// conv_mac_unit
module conv_mac_unit (
	input wire aclk,
	input wire aresetn,
	input wire aclken,
	input wire[1:0] calfmt,
	input wire[8*16-1:0] mac_in_ftm,
	input wire[8*16-1:0] mac_in_wgt,
	input wire mac_in_ftm_masked,
	input wire[1:0] mac_in_info_along,
	input wire mac_in_valid,
	output wire[7:0] mac_out_exp,
	output wire[39:0] mac_out_frac,
	output wire[1:0] mac_out_info_along,
	output wire mac_out_valid
);
Size in the first run: about 320 I/O pins, about 0.16 mm² of cells after synthesis.
==> flow/config.mk <==
export PLATFORM = sky130hd
export DESIGN_NAME = conv_mac_unit
export DESIGN_NICKNAME = conv_mac_unit
export VERILOG_FILES = /design/flow/design.v
export SDC_FILE = /design/flow/constraint.sdc
export NUM_CORES = 4
export LEC_CHECK = 0
export CAP_MARGIN = 20
export CORE_ASPECT_RATIO = 0.72
export CORE_MARGIN = 2
export CORE_UTILIZATION = 72
export CTS_CLUSTER_DIAMETER = 396
export CTS_CLUSTER_SIZE = 97
export PLACE_DENSITY = 0.39
export SETUP_SLACK_MARGIN = 0.95
export SLEW_MARGIN = 20
==> flow/constraint.sdc <==
create_clock -name core_clock -period 5.13 [get_ports {aclk}]
set_input_delay 1.0260 -clock core_clock [delete_from_list [all_inputs] [get_ports {aclk}]]
set_output_delay 1.0260 -clock core_clock [all_outputs]
set_load 0.01 [all_outputs]
run.sh (not shown) runs the stock make flow with config.mk's settings and CLKGATE_MAP_FILE=.
The baseline ended with an error in global routing on ODB-0269.
Rerun with:
Settings changed: CORE_ASPECT_RATIO 0.72 to not set, CORE_UTILIZATION 72 to 10, CTS_CLUSTER_DIAMETER 396 to not set, CTS_CLUSTER_SIZE 97 to not set, PLACE_DENSITY 0.39 to not set, SETUP_SLACK_MARGIN 0.95 to not set.
Clock period 5.13 ns to 8.2 ns, I/O delays scaled along.
Effect: With this change the flow completed without violations; synthesized cell count stays the same; area after synthesis does not change; die area grows to 7.1 times its value.
Rerun with:
Settings changed: CORE_UTILIZATION 10 to 66, SETUP_SLACK_MARGIN set to 1.09.
Clock period 8.2 ns to 7.0 ns, I/O delays scaled along.
Result: Setup slack gets worse by 500 ps; global-route usage climbs by 31 points; via count climbs by 11%; total power climbs by about 50%; combinational power climbs by about 65%; sequential power climbs by about 20%; design area drops by about 5%.
Rerun with:
Settings changed: CORE_UTILIZATION 66 to 72, MAX_ROUTING_LAYER set to met4, PLACE_DENSITY set to 0.78.
Result: This time the run stopped in global routing with ODB-0269; die size drops by about 8%; area after synthesis does not change; synthesized cell count is unchanged.
Rerun with:
Settings changed: ABC_AREA set to 1, CORE_ASPECT_RATIO set to 0.72, CORE_MARGIN 2 to 9, CORE_UTILIZATION 72 to 40, CTS_CLUSTER_DIAMETER set to 137, MAX_ROUTING_LAYER met4 to not set, PLACE_DENSITY 0.78 to not set, SETUP_SLACK_MARGIN 1.09 to not set, SLEW_MARGIN 20 to 0.
Outcome: The changed run went through all stages and came out clean; synthesized cell count went up by 22%; synthesized area went up by about 4.6%; die area went up by about 100%.
Rerun with:
Settings changed: ABC_AREA 1 to not set, CORE_ASPECT_RATIO 0.72 to not set, CORE_MARGIN 9 to 2, CTS_CLUSTER_DIAMETER 137 to not set, GPL_TIMING_DRIVEN set to 0, SETUP_SLACK_MARGIN set to 0.05, SLEW_MARGIN 0 to 20.
Effect: Design area went down by 0.62%; die area went down by 8.5%; power is lower by 11%; utilization goes up by 1.6 points; first-iteration DRC count is lower by 21%; via count fell by 7.0%; worst hold slack gets worse by 20 ps; routed wire length grows by 5.7%; clock power came out higher by 2.6%; sequential power hardly moves.


main:
Starting RTL as in the previous note.
make LEC_CHECK=0 CAP_MARGIN=5 CORE_MARGIN=2 CORE_UTILIZATION=40 CTS_CLUSTER_SIZE=33 GPL_TIMING_DRIVEN=0 HOLD_SLACK_MARGIN=0.01 SETUP_SLACK_MARGIN=0.05 SLEW_MARGIN=20 finish   # period 7.0 ns
main went all the way through synthesis, placement and routing and the layout is clean on timing, DRC and antenna.
## Diff of input files: the feature branch against main
# main
export LEC_CHECK = 0
export CAP_MARGIN = 5
export CORE_MARGIN = 2
export CORE_UTILIZATION = 40
export CTS_CLUSTER_SIZE = 33
export GPL_TIMING_DRIVEN = 0
export HOLD_SLACK_MARGIN = 0.01
export SETUP_SLACK_MARGIN = 0.05
export SLEW_MARGIN = 20
create_clock -name core_clock -period 7.0 [get_ports {aclk}]
# the feature branch
export LEC_CHECK = 0
export CAP_MARGIN = 20
export CORE_MARGIN = 2
export CORE_UTILIZATION = 40
export SLEW_MARGIN = 20
create_clock -name core_clock -period 6.84 [get_ports {aclk}]
### Flow results
Number of clock buffer instances in the layout: main and the feature branch compared, lower one is main. Per the comparison of the feature branch with main, part of the power in the clock network now sits higher; horizontal die dimension stayed essentially flat; final critical-path setup slack increased 82 ps. The feature branch — net load switching power 0.53 mW lower, main as reference. Minimum period implied by the final worst setup slack: the feature branch vs main down 240 ps. The feature branch -> main: setup-violating endpoint count in the final report delta 0, exact match. The feature branch vs main, non-clock buffering overhead in the final layout went down by 1.6 points. The feature branch has aggregate routed wire length below what main had. Final weighted congestion of routability-driven global placement for the feature branch is lower than for main. Total power across main and the feature branch: no real change.


Setup of run 1:
Starting RTL as in the previous note.
==> flow/design.v (excerpt) <==
module conv_mac_unit (
	input wire aclk,
	input wire aresetn,
	input wire aclken,
	input wire[1:0] calfmt,
	input wire[8*16-1:0] mac_in_ftm,
	input wire[8*16-1:0] mac_in_wgt,
	input wire mac_in_ftm_masked,
	input wire[1:0] mac_in_info_along,
	input wire mac_in_valid,
	output wire[7:0] mac_out_exp,
	output wire[39:0] mac_out_frac,
	output wire[1:0] mac_out_info_along,
	output wire mac_out_valid
);
clock: 5.63 ns
lec_check: 0
cap_margin: 30
core_aspect_ratio: 0.71
core_margin: 2
core_utilization: 72
cts_cluster_size: 43
gpl_routability_driven: 1
place_density: 0.65
setup_slack_margin: -0.35
slew_margin: 20
Ran to the end and failed final checks on negative setup slack: run 1.
Modified inputs, run 2 compared to run 1
# run 1
export LEC_CHECK = 0
export CAP_MARGIN = 30
export CORE_ASPECT_RATIO = 0.71
export CORE_MARGIN = 2
export CORE_UTILIZATION = 72
export CTS_CLUSTER_SIZE = 43
export GPL_ROUTABILITY_DRIVEN = 1
export PLACE_DENSITY = 0.65
export SETUP_SLACK_MARGIN = -0.35
export SLEW_MARGIN = 20
create_clock -name core_clock -period 5.63 [get_ports {aclk}]
# run 2
export LEC_CHECK = 0
export CAP_MARGIN = 20
export CORE_MARGIN = 2
export CORE_UTILIZATION = 57
export SLEW_MARGIN = 20
create_clock -name core_clock -period 4.27 [get_ports {aclk}]
--- outcome ---
Status run 2: flow complete, layout not clean - negative setup slack. Run 2: proportion of final cell area spent on non-clock buffers higher than run 1. Changes observed in run 2 relative to run 1: clock group share of total power picked up an extra 0.2 points, final worst slack fell by 1070 ps, post-route minimum period has decreased, routability congestion estimate from global placement went down. ~same number of global-route vias before repair in run 2 and run 1. For the tightest hold margin, run 2 came in 6.6 ps higher than run 1 did. Run 1 reports its start point of the critical path as mac_cell_u.mul_op_a_arr_d1[5][12]$_DFFE_PP_ while run 2 reports mac_cell_u.mul_op_b_arr_d1[6][6]$_DFFE_PP_. Delta(fraction of power consumed by combinational cells, run 2 - run 1) > 0. Note that the final cell count recorded for run 1 amounts to 0.937 times the value seen in run 2.
Changes in run 3 relative to run 2:
# run 2
export LEC_CHECK = 0
export CAP_MARGIN = 20
export CORE_MARGIN = 2
export CORE_UTILIZATION = 57
export SLEW_MARGIN = 20
create_clock -name core_clock -period 4.27 [get_ports {aclk}]
# run 3
export LEC_CHECK = 0
export ABC_AREA = 1
export CAP_MARGIN = 20
export CORE_MARGIN = 2
export CORE_UTILIZATION = 61
export SLEW_MARGIN = 20
create_clock -name core_clock -period 5.98 [get_ports {aclk}]
- Run 3 completed end to end with timing, DRC and antenna clean.
- Delay of the slowest cell on the worst path: run 3 < run 2
- Post-layout period usage of the worst path (run 3 over run 2): decrease, 51 points
- Compared with run 2, run 3 shows a higher combined buffer and inverter count along the critical path.
- Total cell area reported by yosys after synthesis, run 2 and run 3: lower on run 2
- Placed standard-cell area in run 3 is 2.7% lower than in run 2
- Time the final worst path needs with I/O delays and setup | run 3 below run 2
- Cell area after technology mapping: run 3 vs run 2 up 4.6%
- Standard cell with the maximum stage delay on the critical path = fa_1: run 3; standard cell with the maximum stage delay on the critical path = fa_2: run 2
- In the flow results for run 2 and run 3, the data arrival at the endpoint of the critical path is larger on run 2.
- Synthesized cell count went up by more than 10% going from run 2 to run 3.
- Delta (run 3 minus run 2): wire length went down by 1.4%; quantity of gates resized following cts now smaller.


Starting RTL as in the previous note.
==> flow/config.mk <==
export PLATFORM = sky130hd
export DESIGN_NAME = conv_mac_unit
export DESIGN_NICKNAME = conv_mac_unit
export VERILOG_FILES = /design/flow/design.v
export SDC_FILE = /design/flow/constraint.sdc
export NUM_CORES = 4
export LEC_CHECK = 0
export CAP_MARGIN = 20
export CELL_PAD_IN_SITES_DETAIL_PLACEMENT = 2
export CELL_PAD_IN_SITES_GLOBAL_PLACEMENT = 3
export CORE_MARGIN = 2
export CORE_UTILIZATION = 19
export CTS_CLUSTER_DIAMETER = 322
export MIN_ROUTING_LAYER = met2
export PLACE_DENSITY_LB_ADDON = 0.1
export SLEW_MARGIN = 20
export TNS_END_PERCENT = 20
==> flow/constraint.sdc <==
create_clock -name core_clock -period 10.3 [get_ports {aclk}]
set_input_delay 2.0600 -clock core_clock [delete_from_list [all_inputs] [get_ports {aclk}]]
set_output_delay 2.0600 -clock core_clock [all_outputs]
set_load 0.01 [all_outputs]
Then changed:
- CELL_PAD_IN_SITES_DETAIL_PLACEMENT: 2 -> unset
- CELL_PAD_IN_SITES_GLOBAL_PLACEMENT: 3 -> unset
- CORE_UTILIZATION: 19 -> 23
- CTS_CLUSTER_DIAMETER: 322 -> unset
- MIN_ROUTING_LAYER: met2 -> unset
- PLACE_DENSITY_LB_ADDON: 0.1 -> unset
- TNS_END_PERCENT: 20 -> unset
- clock period: 10.3 -> 10.7 ns (I/O delays scaled with it)
=> The new run ran to the end with no violations; worst hold slack barely changes; synthesized cell count stays the same; worst setup slack improved by 0.46 ns; combinational power drops by about 11%; count of clock-buffer cells in the layout goes down by 43; synthesized area stays the same; clock power is lower by 24%; global-route usage came out lower by 10 points.
Power and IR drop assume default switching activity.
